build 22:
==> flow/design.v (excerpt) <==
module logarithm #(
	parameter n = 16,
	parameter m = 24,
	parameter k = 5 ,
	parameter p = 24
) (
	input        clk  ,  
	input        reset,  
	input        start,
	input  [0:n] x    ,
	output [1:p] y    ,
	output reg   done
);
Size: about 2200 cells after synthesis, roughly 62 flip-flops, about 45 I/O pins.
clock: 7.75 ns
lec_check: 0
cap_margin: 20
core_margin: 2
core_utilization: 72
cts_cluster_size: 26
place_density_lb_addon: 0.0
setup_slack_margin: 1.9
slew_margin: 20
tns_end_percent: 40
run.sh (not shown) runs the stock make flow with config.mk's settings and CLKGATE_MAP_FILE=.
> inputs changed (build 22 -> build 93)
# build 22
export LEC_CHECK = 0
export CAP_MARGIN = 20
export CORE_MARGIN = 2
export CORE_UTILIZATION = 72
export CTS_CLUSTER_SIZE = 26
export PLACE_DENSITY_LB_ADDON = 0.0
export SETUP_SLACK_MARGIN = 1.9
export SLEW_MARGIN = 20
export TNS_END_PERCENT = 40
create_clock -name core_clock -period 7.75 [get_ports {clk}]
# build 93
export LEC_CHECK = 0
export CAP_MARGIN = 40
export CORE_MARGIN = 2
export CORE_UTILIZATION = 72
export CTS_CLUSTER_SIZE = 26
export PLACE_DENSITY_LB_ADDON = 0.0
export SETUP_SLACK_MARGIN = 1.9
export SLEW_MARGIN = 5
export TNS_END_PERCENT = 40
create_clock -name core_clock -period 7.75 [get_ports {clk}]
Findings:
Between build 93 and build 22, the difference in cell area reported after detailed placement is negligible. In build 93 the portion of the layout cell area used by non-clock buffers turned out 1.2 points higher than in build 22. Any difference in switching portion of total power between build 22 and build 93 is small enough to ignore. Between build 93 and build 22, sum of met2 wire segment lengths after detailed routing is higher for build 93, build 22 comes in under that. From build 22 to build 93 the numbers moved as follows: final standard cell count with taps included and fillers excluded grew by 25; buffer count from post-CTS setup fixing grew by 8; die footprint held steady; summed area of non-filler cells in the final layout grew by about 2.2%; area growth from synthesis to layout grew by 2.5 points. Of build 93 and build 22, the higher minimum clock period belongs to build 93.
Changes in build 51 relative to build 93:
# build 93
export LEC_CHECK = 0
export CAP_MARGIN = 40
export CORE_MARGIN = 2
export CORE_UTILIZATION = 72
export CTS_CLUSTER_SIZE = 26
export PLACE_DENSITY_LB_ADDON = 0.0
export SETUP_SLACK_MARGIN = 1.9
export SLEW_MARGIN = 5
export TNS_END_PERCENT = 40
create_clock -name core_clock -period 7.75 [get_ports {clk}]
# build 51
export LEC_CHECK = 0
export CAP_MARGIN = 0
export CORE_MARGIN = 2
export CORE_UTILIZATION = 72
export CTS_CLUSTER_DIAMETER = 362
export PLACE_DENSITY_LB_ADDON = 0.0
export SLEW_MARGIN = 20
create_clock -name core_clock -period 6.93 [get_ports {clk}]
### Flow results
- Re number of enable flip-flop cells: no difference whatsoever between build 93 and build 51.
- [flow] build 51 | stages: complete | final checks: fail | reason: negative setup slack
- Summary: with build 93 as the reference, total non-filler cell area in the finished layout in build 51 moved up by a few percent.
- Compared with build 93, build 51 shows a worst reg2reg path depth that is 7 higher.
Here is what was changed in the inputs of build 3 compared with build 51.
# build 51
export LEC_CHECK = 0
export CAP_MARGIN = 0
export CORE_MARGIN = 2
export CORE_UTILIZATION = 72
export CTS_CLUSTER_DIAMETER = 362
export PLACE_DENSITY_LB_ADDON = 0.0
export SLEW_MARGIN = 20
create_clock -name core_clock -period 6.93 [get_ports {clk}]
# build 3
export LEC_CHECK = 0
export CAP_MARGIN = 20
export CORE_MARGIN = 2
export CORE_UTILIZATION = 40
export SLEW_MARGIN = 20
create_clock -name core_clock -period 8.17 [get_ports {clk}]
Findings:
Build 3 finished every step from synthesis to the final layout, and the layout passed the timing, design-rule and antenna checks.
Power density normalized to cell area: build 3 and build 51 compared, lower one is build 3
Against build 51, build 3 comes in 700 ps higher on worst setup slack.
Path depth of the worst reg2reg path came out lower on build 3 than on build 51.
Number of gates given a new drive strength after cts (higher): build 51
Build 51 → build 3: worst path buffer plus inverter count shows a reduction of 3; fmax dropped about 7%.
Comparing critical path depth for build 3 and build 51, the smaller number came from build 3.
[build 3 vs build 51] vias per cell: lower in build 3
Build 3 vs build 51: via count down by more than 10%
Power and IR drop assume default switching activity.
